// ted
module ted
(
	input         clk,				 
	input         reset,
	input  [15:0] addr_in,
	output [15:0] addr_out,
	input   [7:0] data_in,
	output  [7:0] data_out,
	input         rw,
	output        cpuclk,			 
	output  [6:0] color,				 
	output        csync,
	output reg    hsync,
	output reg    vsync,
	output reg    hblank,
	output reg    vblank_out,
	input         wide,
	output        ce_pix,
	output        irq,
	output        ba,
	output reg    cs_io,
	output reg    cs_ram,
	output reg    cs0,
	output reg    cs1,
	output reg    aec,
	output  [4:0] snd,
	output        pal,
	input   [7:0] k,
	input   [1:0] tvmode,
	output        cpuenable			 
);
parameter TIMER1LO=6'h00;
parameter TIMER1HI=6'h01;
parameter TIMER2LO=6'h02;
parameter TIMER2HI=6'h03;
parameter TIMER3LO=6'h04;
parameter TIMER3HI=6'h05;
parameter CONTROL1=6'h06;
parameter CONTROL2=6'h07;
parameter KEYLATCH=6'h08;
parameter IRQ		=6'h09;
parameter IRQEN	=6'h0A;
parameter RASTER	=6'h0B;
parameter CURPOSHI=6'h0C;
parameter CURPOSLO=6'h0D;
parameter CH1FREQLO=6'h0E;
parameter CH2FREQLO=6'h0F;
parameter CH2FREQHI=6'h10;
parameter SOUNDCTRL=6'h11;
parameter BMAPBASE=6'h12;
parameter CHARBASE=6'h13;
parameter VIDEOBASE=6'h14;
parameter BGCOLOR0=6'h15;
parameter BGCOLOR1=6'h16;
parameter BGCOLOR2=6'h17;
parameter BGCOLOR3=6'h18;
parameter EXCOLOR=6'h19;
parameter CHARPOSRELOADHI=6'h1A;
parameter CHARPOSRELOADLO=6'h1B;
parameter VSCANPOSHI=6'h1C;
parameter VSCANPOSLO=6'h1D;
parameter HSCANPOS=6'h1E;
parameter FLASH_VERTSUB=6'h1F;
parameter ROMEN=6'h3E;
parameter RAMEN=6'h3F;
localparam IDLE=3'b000,THALT1=3'b001,THALT2=3'b010,THALT3=3'b011,TDMA=3'b100;
  ...
For scale: about 7200 cells after synthesis, ~1200 flip-flops, roughly 90 I/O pins.
export LEC_CHECK = 0
export ABC_AREA = 1
export CAP_MARGIN = 25
export CELL_PAD_IN_SITES_DETAIL_PLACEMENT = 2
export CORE_ASPECT_RATIO = 0.63
export CORE_MARGIN = 8
export CORE_UTILIZATION = 42
export CTS_CLUSTER_DIAMETER = 110
export CTS_CLUSTER_SIZE = 87
export GPL_TIMING_DRIVEN = 1
export HOLD_SLACK_MARGIN = 0.13
export MAX_ROUTING_LAYER = met5
export MIN_ROUTING_LAYER = met2
export PLACE_DENSITY = 0.75
export SETUP_SLACK_MARGIN = 0.72
export SLEW_MARGIN = 20
export TNS_END_PERCENT = 20
create_clock -name core_clock -period 6.91 [get_ports {clk}]
run.sh (not shown) runs the stock make flow with config.mk's settings and CLKGATE_MAP_FILE=.
The baseline died in detailed placement.
Next try:
==> flow/config.mk (replaced) <==
export PLATFORM = sky130hd
export DESIGN_NAME = ted
export DESIGN_NICKNAME = ted
export VERILOG_FILES = /design/flow/design.v
export SDC_FILE = /design/flow/constraint.sdc
export NUM_CORES = 4
export LEC_CHECK = 0
export CAP_MARGIN = 20
export CORE_MARGIN = 2
export CORE_UTILIZATION = 72
export SETUP_SLACK_MARGIN = 0.85
export SLEW_MARGIN = 20
==> flow/constraint.sdc (replaced) <==
create_clock -name core_clock -period 3.39 [get_ports {clk}]
set_input_delay 0.6780 -clock core_clock [delete_from_list [all_inputs] [get_ports {clk}]]
set_output_delay 0.6780 -clock core_clock [all_outputs]
set_load 0.01 [all_outputs]
Now the flow finished clean.
Die area decreases by 45%.
Synthesized cell count fell by 8.0%.
Synthesized area barely changes.
Next try:
--- a/flow/config.mk
+++ b/flow/config.mk
@@ -10,2 +10,2 @@
-export CORE_UTILIZATION = 72
-export SETUP_SLACK_MARGIN = 0.85
+export CORE_UTILIZATION = 70
+export SETUP_SLACK_MARGIN = 0.5
==> flow/constraint.sdc (replaced) <==
create_clock -name core_clock -period 3.73 [get_ports {clk}]
set_input_delay 0.7460 -clock core_clock [delete_from_list [all_inputs] [get_ports {clk}]]
set_output_delay 0.7460 -clock core_clock [all_outputs]
set_load 0.01 [all_outputs]
Result:
- design area shrinks by a few percent
- total power shrinks by roughly a tenth
- sequential power shrinks by a little under a tenth
- wire length grows by a few percent
- area after synthesis stays the same
- setup slack gains 0.17 ns
- count of clock-buffer cells in the layout shrinks by 9
- combinational power shrinks by roughly a tenth
- final cell count shrinks slightly
- clock skew grows by 0.0092 ns
- via count stays flat
Next try:
--- a/flow/config.mk
+++ b/flow/config.mk
@@ -10,2 +10,2 @@
-export CORE_UTILIZATION = 70
-export SETUP_SLACK_MARGIN = 0.5
+export CORE_UTILIZATION = 72
+export PLACE_DENSITY_LB_ADDON = 0.0
==> flow/constraint.sdc (replaced) <==
create_clock -name core_clock -period 6.13 [get_ports {clk}]
set_input_delay 1.2260 -clock core_clock [delete_from_list [all_inputs] [get_ports {clk}]]
set_output_delay 1.2260 -clock core_clock [all_outputs]
set_load 0.01 [all_outputs]
After rerunning:
- via count is lower by about 5.3%
- routed wire length falls by 12%
- synthesized area stays the same
- die size decreases by 2.7%
- power decreases by 40%
- register-to-register slack improved by 1.6 ns
Next try:
--- a/flow/config.mk
+++ b/flow/config.mk
@@ -10,0 +11,2 @@
+export CTS_CLUSTER_SIZE = 49
+export MAX_ROUTING_LAYER = met4
@@ -11,0 +14 @@
+export SETUP_SLACK_MARGIN = 1.74
Worst setup slack is better by 0.066 ns.
Clock skew grows by 0.031 ns.
Final area barely changes.
Final cell count hardly moves.
Core utilization is about the same.
Sequential share of layout area barely changes.
First-iteration DRC count is lower slightly.
Die area does not change.
Register-to-register slack loses 0.12 ns.
Next try:
--- a/flow/config.mk
+++ b/flow/config.mk
@@ -11,2 +11,2 @@
-export CTS_CLUSTER_SIZE = 49
-export MAX_ROUTING_LAYER = met4
+export CTS_CLUSTER_DIAMETER = 354
+export CTS_CLUSTER_SIZE = 22
@@ -14 +13,0 @@
-export SETUP_SLACK_MARGIN = 1.74
Final area went down by 4.1%.
Routed wire length drops by 6.9%.
Setup slack is worse by 0.071 ns.
Synthesized cell count stays the same.
Cell count falls by about 2%.
Count of clock-buffer cells in the layout fell by 106.
Power and IR drop assume default switching activity.
